Design fir, start of the top module:
module fir(
	input			clk_100k,
	input			rst_n,
	input 	signed [8:0]	samp_in,
	output 	signed [8:0]	fir_out	
);
wire	signed [15:0]	b[0:20];
reg	signed [8:0]	samp[0:20]; 
wire signed [24:0]	mult[0:20];
wire signed [33:0]	sum;
assign b[0] = 16'h0312;
assign b[1] = 16'h03F8;
assign b[2] = 16'h0694;
assign b[3] = 16'h0AAD;
assign b[4] = 16'h0FE6;
assign b[5] = 16'h15BC;
assign b[6] = 16'h1B9F;
assign b[7] = 16'h20F9;
assign b[8] = 16'h2539;
assign b[9] = 16'h27F6;
assign b[10] = 16'h28E9;
assign b[11] = 16'h27F6;
assign b[12] = 16'h2539;
assign b[13] = 16'h20F9;
assign b[14] = 16'h1B9F;
assign b[15] = 16'h15BC;
assign b[16] = 16'h0FE6;
assign b[17] = 16'h0AAD;
assign b[18] = 16'h0694;
assign b[19] = 16'h03F8;
assign b[20] = 16'h0312;
integer i;
always @(posedge clk_100k or negedge rst_n) begin
	if(!rst_n) begin
		for(i=20;i>=0;i=i-1)begin
			samp[i] <= 0;
		end
	end
	else begin  
		for(i=20;i>0;i=i-1)begin
			samp[i] <= samp[i-1];
		end
		samp[0] <= samp_in;
	end
end
genvar j;
for(j=0;j<=20;j=j+1)begin
	assign mult[j] = $signed(samp[j])*$signed(b[j]);
end
  ...
For scale: roughly 5400 cells after synthesis, about 190 flip-flops.
==> flow/config.mk <==
export PLATFORM = sky130hd
export DESIGN_NAME = fir
export DESIGN_NICKNAME = fir
export VERILOG_FILES = /design/flow/design.v
export SDC_FILE = /design/flow/constraint.sdc
export NUM_CORES = 4
export LEC_CHECK = 0
export ABC_AREA = 1
export CAP_MARGIN = 20
export CELL_PAD_IN_SITES_GLOBAL_PLACEMENT = 1
export CORE_ASPECT_RATIO = 0.84
export CORE_MARGIN = 2
export CORE_UTILIZATION = 72
export CTS_CLUSTER_DIAMETER = 217
export CTS_CLUSTER_SIZE = 74
export GPL_ROUTABILITY_DRIVEN = 1
export MAX_ROUTING_LAYER = met4
export MIN_ROUTING_LAYER = met1
export PLACE_DENSITY_LB_ADDON = 0.21
export SLEW_MARGIN = 0
==> flow/constraint.sdc <==
create_clock -name core_clock -period 9.44 [get_ports {clk_100k}]
set_input_delay 1.8880 -clock core_clock [delete_from_list [all_inputs] [get_ports {clk_100k}]]
set_output_delay 1.8880 -clock core_clock [all_outputs]
set_load 0.01 [all_outputs]
run.sh (not shown) runs the stock make flow with config.mk's settings and CLKGATE_MAP_FILE=.
The baseline completed and failed the layout checks on negative setup slack.
Change:
--- a/flow/config.mk
+++ b/flow/config.mk
@@ -9,12 +9,12 @@
 export CAP_MARGIN = 20
 export CELL_PAD_IN_SITES_GLOBAL_PLACEMENT = 1
-export CORE_ASPECT_RATIO = 0.84
+export CORE_ASPECT_RATIO = 0.83
 export CORE_MARGIN = 2
 export CORE_UTILIZATION = 72
 export CTS_CLUSTER_DIAMETER = 217
-export CTS_CLUSTER_SIZE = 74
+export CTS_CLUSTER_SIZE = 14
 export GPL_ROUTABILITY_DRIVEN = 1
 export MAX_ROUTING_LAYER = met4
 export MIN_ROUTING_LAYER = met1
 export PLACE_DENSITY_LB_ADDON = 0.21
-export SLEW_MARGIN = 0
+export SLEW_MARGIN = 20
==> flow/constraint.sdc (replaced) <==
create_clock -name core_clock -period 12.7 [get_ports {clk_100k}]
set_input_delay 2.5400 -clock core_clock [delete_from_list [all_inputs] [get_ports {clk_100k}]]
set_output_delay 2.5400 -clock core_clock [all_outputs]
set_load 0.01 [all_outputs]
The new run reached the layout checks and failed them: negative setup slack.
Area after synthesis does not change.
Final cell count drops by 3.5%.
Die size is about the same.
Critical path depth drops by 5.
First-iteration DRC count drops by 29%.
Worst hold slack gains 0.0082 ns.
Wire length drops by 15%.
Core utilization drops by 2.7 points.
Change:
--- a/flow/config.mk
+++ b/flow/config.mk
@@ -9,9 +9,9 @@
 export CAP_MARGIN = 20
 export CELL_PAD_IN_SITES_GLOBAL_PLACEMENT = 1
-export CORE_ASPECT_RATIO = 0.83
+export CORE_ASPECT_RATIO = 0.84
 export CORE_MARGIN = 2
 export CORE_UTILIZATION = 72
 export CTS_CLUSTER_DIAMETER = 217
-export CTS_CLUSTER_SIZE = 14
+export CTS_CLUSTER_SIZE = 13
 export GPL_ROUTABILITY_DRIVEN = 1
 export MAX_ROUTING_LAYER = met4
After rerunning: The new run ran to the end with violations: negative setup slack. Clock-buffer cell count went up by 1. Hold slack got worse by 0.024 ns. Via count went up by 0.40%. Synthesized area is unchanged. Final cell count hardly moves. Die size is about the same. Sequential share of layout area barely changes. Clock skew went up by 0.0039 ns. Setup slack improved by 0.049 ns.
Change:
==> flow/config.mk (replaced) <==
export PLATFORM = sky130hd
export DESIGN_NAME = fir
export DESIGN_NICKNAME = fir
export VERILOG_FILES = /design/flow/design.v
export SDC_FILE = /design/flow/constraint.sdc
export NUM_CORES = 4
export LEC_CHECK = 0
export CAP_MARGIN = 20
export CORE_MARGIN = 2
export CORE_UTILIZATION = 40
export SLEW_MARGIN = 20
==> flow/constraint.sdc (replaced) <==
create_clock -name core_clock -period 16.0 [get_ports {clk_100k}]
set_input_delay 3.2000 -clock core_clock [delete_from_list [all_inputs] [get_ports {clk_100k}]]
set_output_delay 3.2000 -clock core_clock [all_outputs]
set_load 0.01 [all_outputs]
Effect:
- The new run completed without violations
- clock skew grows by 0.0055 ns
- cell count decreases by 4.6%

* * *

Starting RTL as in the previous note.
clock: 16.8 ns
lec_check: 0
cap_margin: 0
cell_pad_in_sites_detail_placement: 1
cell_pad_in_sites_global_placement: 2
core_aspect_ratio: 0.6
core_margin: 8
core_utilization: 59
cts_cluster_diameter: 52
cts_cluster_size: 87
gpl_routability_driven: 0
gpl_timing_driven: 0
max_routing_layer: met4
min_routing_layer: met1
place_density: 0.86
setup_slack_margin: 2.08
slew_margin: 20
tns_end_percent: 35
Change:
Settings changed: CAP_MARGIN 0 to 15, CELL_PAD_IN_SITES_DETAIL_PLACEMENT 1 to unset, CELL_PAD_IN_SITES_GLOBAL_PLACEMENT 2 to unset, CORE_ASPECT_RATIO 0.6 to unset, CORE_MARGIN 8 to 2, CORE_UTILIZATION 59 to 72, CTS_CLUSTER_DIAMETER 52 to unset, CTS_CLUSTER_SIZE 87 to unset, GPL_ROUTABILITY_DRIVEN 0 to unset, GPL_TIMING_DRIVEN 0 to unset, MAX_ROUTING_LAYER met4 to unset, MIN_ROUTING_LAYER met1 to unset, PLACE_DENSITY 0.86 to unset, SETUP_SLACK_MARGIN 2.08 to -0.89, TNS_END_PERCENT 35 to unset.
Clock period 16.8 ns to 13.4 ns, I/O delays scaled along.
- The new run produced a layout that fails on negative setup slack
- final cell count climbs by a few percent
- first-iteration DRC count drops by a few percent
- worst hold slack improved by 13 ps
Change:
Settings changed: ABC_AREA set to 1, CAP_MARGIN 15 to 20, MAX_ROUTING_LAYER set to met4, SETUP_SLACK_MARGIN -0.89 to 0.4.
Clock period 13.4 ns to 4.56 ns, I/O delays scaled along.
Outcome:
- The new run produced a layout that fails on negative setup slack
- die size climbs slightly
- wire length climbs by well over a third
- non-clock buffer count climbs by 306
- critical path depth drops by 1
- count of clock-buffer cells in the layout is unchanged
- global-route usage climbs by 11 points
- flip-flop count does not change
Change:
Settings changed: ABC_AREA 1 to unset, CORE_UTILIZATION 72 to 43, MAX_ROUTING_LAYER met4 to unset, SETUP_SLACK_MARGIN 0.4 to unset.
Clock period 4.56 ns to 15.8 ns, I/O delays scaled along.
=>
- This time the run completed with no timing, DRC or antenna violations
- core utilization came out lower by 42 points
- setup slack improved by 9700 ps
- final area shrinks by roughly a tenth
- area after synthesis is lower slightly
